== run A ==
Design hbridgecontroller, start of the top module:
module hbridgecontroller(
input PCLK, 				 
input PRESERN, 				 
input PSEL, 				 
input PENABLE, 				 
output wire PREADY, 		 
output wire PSLVERR,		 
input PWRITE,				 
input [31:0] PADDR,			 
input wire [31:0] PWDATA,	 
output reg [31:0] PRDATA,	 
output reg motor1_pwm,
output reg motor2_pwm,
output reg [1:0] motor1_ctrl,
output reg [1:0] motor2_ctrl
); 
assign PSLVERR = 0;
assign PREADY = 1;
wire write_enable = (PENABLE && PWRITE && PSEL);
wire read_enable = (!PWRITE && PSEL); 
wire M1CTRL_WRITE = write_enable && (PADDR[15:0] == 16'h0000);
wire M1CTRL_READ = read_enable && (PADDR[15:0] == 16'h0000);
wire M2CTRL_WRITE = write_enable && (PADDR[15:0] == 16'h0004);
wire M2CTRL_READ = read_enable && (PADDR[15:0] == 16'h0004);
wire M1SPEED_WRITE = write_enable && (PADDR[15:0] == 16'h0008);
wire M1SPEED_READ = read_enable && (PADDR[15:0] == 16'h0008);
wire M2SPEED_WRITE = write_enable && (PADDR[15:0] == 16'h000c);
wire M2SPEED_READ = read_enable && (PADDR[15:0] == 16'h000c);
reg [31:0] counter;
  ...
Size: ~2300 cells after synthesis, roughly 110 I/O pins, roughly 17000 um^2 of cells after synthesis.
Settings: LEC_CHECK=0, CAP_MARGIN=20, CORE_MARGIN=2, CORE_UTILIZATION=67, CTS_CLUSTER_SIZE=39, SLEW_MARGIN=20; clock period 15.5 ns.
run.sh (not shown) runs the stock make flow with config.mk's settings and CLKGATE_MAP_FILE=.
For run A, the flow was terminated by a tool error in global routing and produced no final design.
Changes in run B relative to run A:
Settings: CTS_CLUSTER_SIZE: 39 -> unset; CORE_UTILIZATION: 67 -> 40; the clock period (ns, I/O delays scaled along): 15.5 -> 24.5.
Placeable core region, run B vs run A: up by more than half. The remaining runs in run A and run B completed every stage, whereas run A halted early. Relative to run A, initial core utilization has gone down in run B. Comparing run B and run A, the lower total die size was measured on run A. Number of placement rows: run B higher than run A. | weighted congestion at the end of routability-driven global placement | lower: run B |.
Input-level comparison between run C and run B:
Settings: setting CTS_CLUSTER_SIZE to 93 for the first time; setting CTS_CLUSTER_DIAMETER to 165 for the first time; setting TNS_END_PERCENT to 15 for the first time; changing the clock period (ns, I/O delays scaled along) from 24.5 to 30.0.
Results
- Re count of endpoints failing hold in the final timing report: no difference whatsoever between run B and run C.
- Post-route clock period utilization: run B and run C compared, lower one is run C
- Comparing run B and run C, the lower worst hold slack after final layout was measured on run B.
- Via count of the first global-routing pass went down slightly going from run B to run C.
- On setup slack after layout: between run B and run C, it ends up lower for run B.
- Run C vs. run B: worst path arrival time went up 1380 ps, power per standard cell area saw a decrease.

---

hbridgecontroller again, from the RTL that the note above started with.
// hbridgecontroller
module hbridgecontroller(
input PCLK, 				 
input PRESERN, 				 
input PSEL, 				 
input PENABLE, 				 
output wire PREADY, 		 
output wire PSLVERR,		 
input PWRITE,				 
input [31:0] PADDR,			 
input wire [31:0] PWDATA,	 
output reg [31:0] PRDATA,	 
output reg motor1_pwm,
output reg motor2_pwm,
output reg [1:0] motor1_ctrl,
output reg [1:0] motor2_ctrl
); 
assign PSLVERR = 0;
assign PREADY = 1;
wire write_enable = (PENABLE && PWRITE && PSEL);
wire read_enable = (!PWRITE && PSEL); 
wire M1CTRL_WRITE = write_enable && (PADDR[15:0] == 16'h0000);
wire M1CTRL_READ = read_enable && (PADDR[15:0] == 16'h0000);
wire M2CTRL_WRITE = write_enable && (PADDR[15:0] == 16'h0004);
wire M2CTRL_READ = read_enable && (PADDR[15:0] == 16'h0004);
wire M1SPEED_WRITE = write_enable && (PADDR[15:0] == 16'h0008);
wire M1SPEED_READ = read_enable && (PADDR[15:0] == 16'h0008);
wire M2SPEED_WRITE = write_enable && (PADDR[15:0] == 16'h000c);
wire M2SPEED_READ = read_enable && (PADDR[15:0] == 16'h000c);
reg [31:0] counter;
parameter PWM_PERIOD = 200000;   
reg [31:0] M1_duty, M2_duty;
reg [31:0] M1_duty_v, M2_duty_v;
always @(posedge PCLK)
begin
    if (!PRESERN) counter = 0;
    else if (counter >= PWM_PERIOD) counter = 0;
    else counter = counter + 1;
    if (counter < M1_duty && M1_duty > (PWM_PERIOD >> 4)) motor1_pwm <= 1;
    else motor1_pwm <= 0;
    if (counter < M2_duty && M2_duty > (PWM_PERIOD >> 4)) motor2_pwm <= 1;
    else motor2_pwm <= 0;
end
always @(posedge PCLK)
begin
    M1_duty_v = M1_duty;
    M2_duty_v = M2_duty;
	if(!PRESERN)
	begin
        M1_duty_v = 0;
        M2_duty_v = 0;
        motor1_ctrl = 2'b10;
        motor2_ctrl = 2'b10;
    end
    if (M1CTRL_WRITE)
    begin
        if (PWDATA != 0) motor1_ctrl = 2'b01;
        else motor1_ctrl = 2'b10;
    end
    else if (M1CTRL_READ)
    begin
  ...
==> flow/config.mk <==
export PLATFORM = sky130hd
export DESIGN_NAME = hbridgecontroller
export DESIGN_NICKNAME = hbridgecontroller
export VERILOG_FILES = /design/flow/design.v
export SDC_FILE = /design/flow/constraint.sdc
export NUM_CORES = 4
export LEC_CHECK = 0
export ABC_AREA = 1
export CAP_MARGIN = 20
export CORE_MARGIN = 2
export CORE_UTILIZATION = 71
export PLACE_DENSITY_LB_ADDON = 0.11
export SETUP_SLACK_MARGIN = 4.62
export SLEW_MARGIN = 20
==> flow/constraint.sdc <==
create_clock -name core_clock -period 15.4 [get_ports {PCLK}]
set_input_delay 3.0800 -clock core_clock [delete_from_list [all_inputs] [get_ports {PCLK}]]
set_output_delay 3.0800 -clock core_clock [all_outputs]
set_load 0.01 [all_outputs]
The baseline aborted during 5_1_grt.
Next try:
CORE_UTILIZATION = 68   (was 71)
PLACE_DENSITY_LB_ADDON = unset   (was 0.11)
SETUP_SLACK_MARGIN = unset   (was 4.62)
clock period = 21.2 ns   (was 15.4 ns; I/O delays follow)
=> The changed run finished clean; die area climbs by about 4.3%; synthesized cell count is unchanged; synthesized area does not change.
Next try:
ABC_AREA = unset   (was 1)
CORE_UTILIZATION = 64   (was 68)
clock period = 18.5 ns   (was 21.2 ns; I/O delays follow)
Effect: Die size rises by about 5.5%; final cell count falls by about 4%; routed wire length rises by about 30%.
Next try:
CORE_UTILIZATION = 57   (was 64)
clock period = 13.6 ns   (was 18.5 ns; I/O delays follow)
Effect: The changed run finished but fails on setup timing; clock power rises by a quarter to a third; power rises by well over a third; via count rises by roughly a tenth; core utilization rises by 8.0 points; count of clock-buffer cells in the layout is unchanged; combinational power rises by well over a third; synthesized cell count does not change; register-to-register slack degrades by 3.6 ns; first-iteration DRC count rises by about a fifth; final cell count rises by about a fifth.
Next try:
CORE_UTILIZATION = 65   (was 57)
CTS_CLUSTER_DIAMETER = 35   (was unset)
clock period = 15.4 ns   (was 13.6 ns; I/O delays follow)
What happened:
- This time the run never finished: it broke off in 5_1_grt (GRT-0232)
- synthesized cell count is unchanged
- die area drops by 12%
- area after synthesis is unchanged
Next try:
ABC_AREA = 0   (was unset)
CORE_UTILIZATION = 71   (was 65)
CTS_CLUSTER_DIAMETER = unset   (was 35)
PLACE_DENSITY_LB_ADDON = 0.0   (was unset)
SETUP_SLACK_MARGIN = -1.0   (was unset)
Result: This time the run never finished: it broke off in 4_1_cts. Die size came out lower by 8.3%. Area after synthesis stays the same. Synthesized cell count does not change.
Power figures rest on the tool's default switching activity, not on a simulated workload.
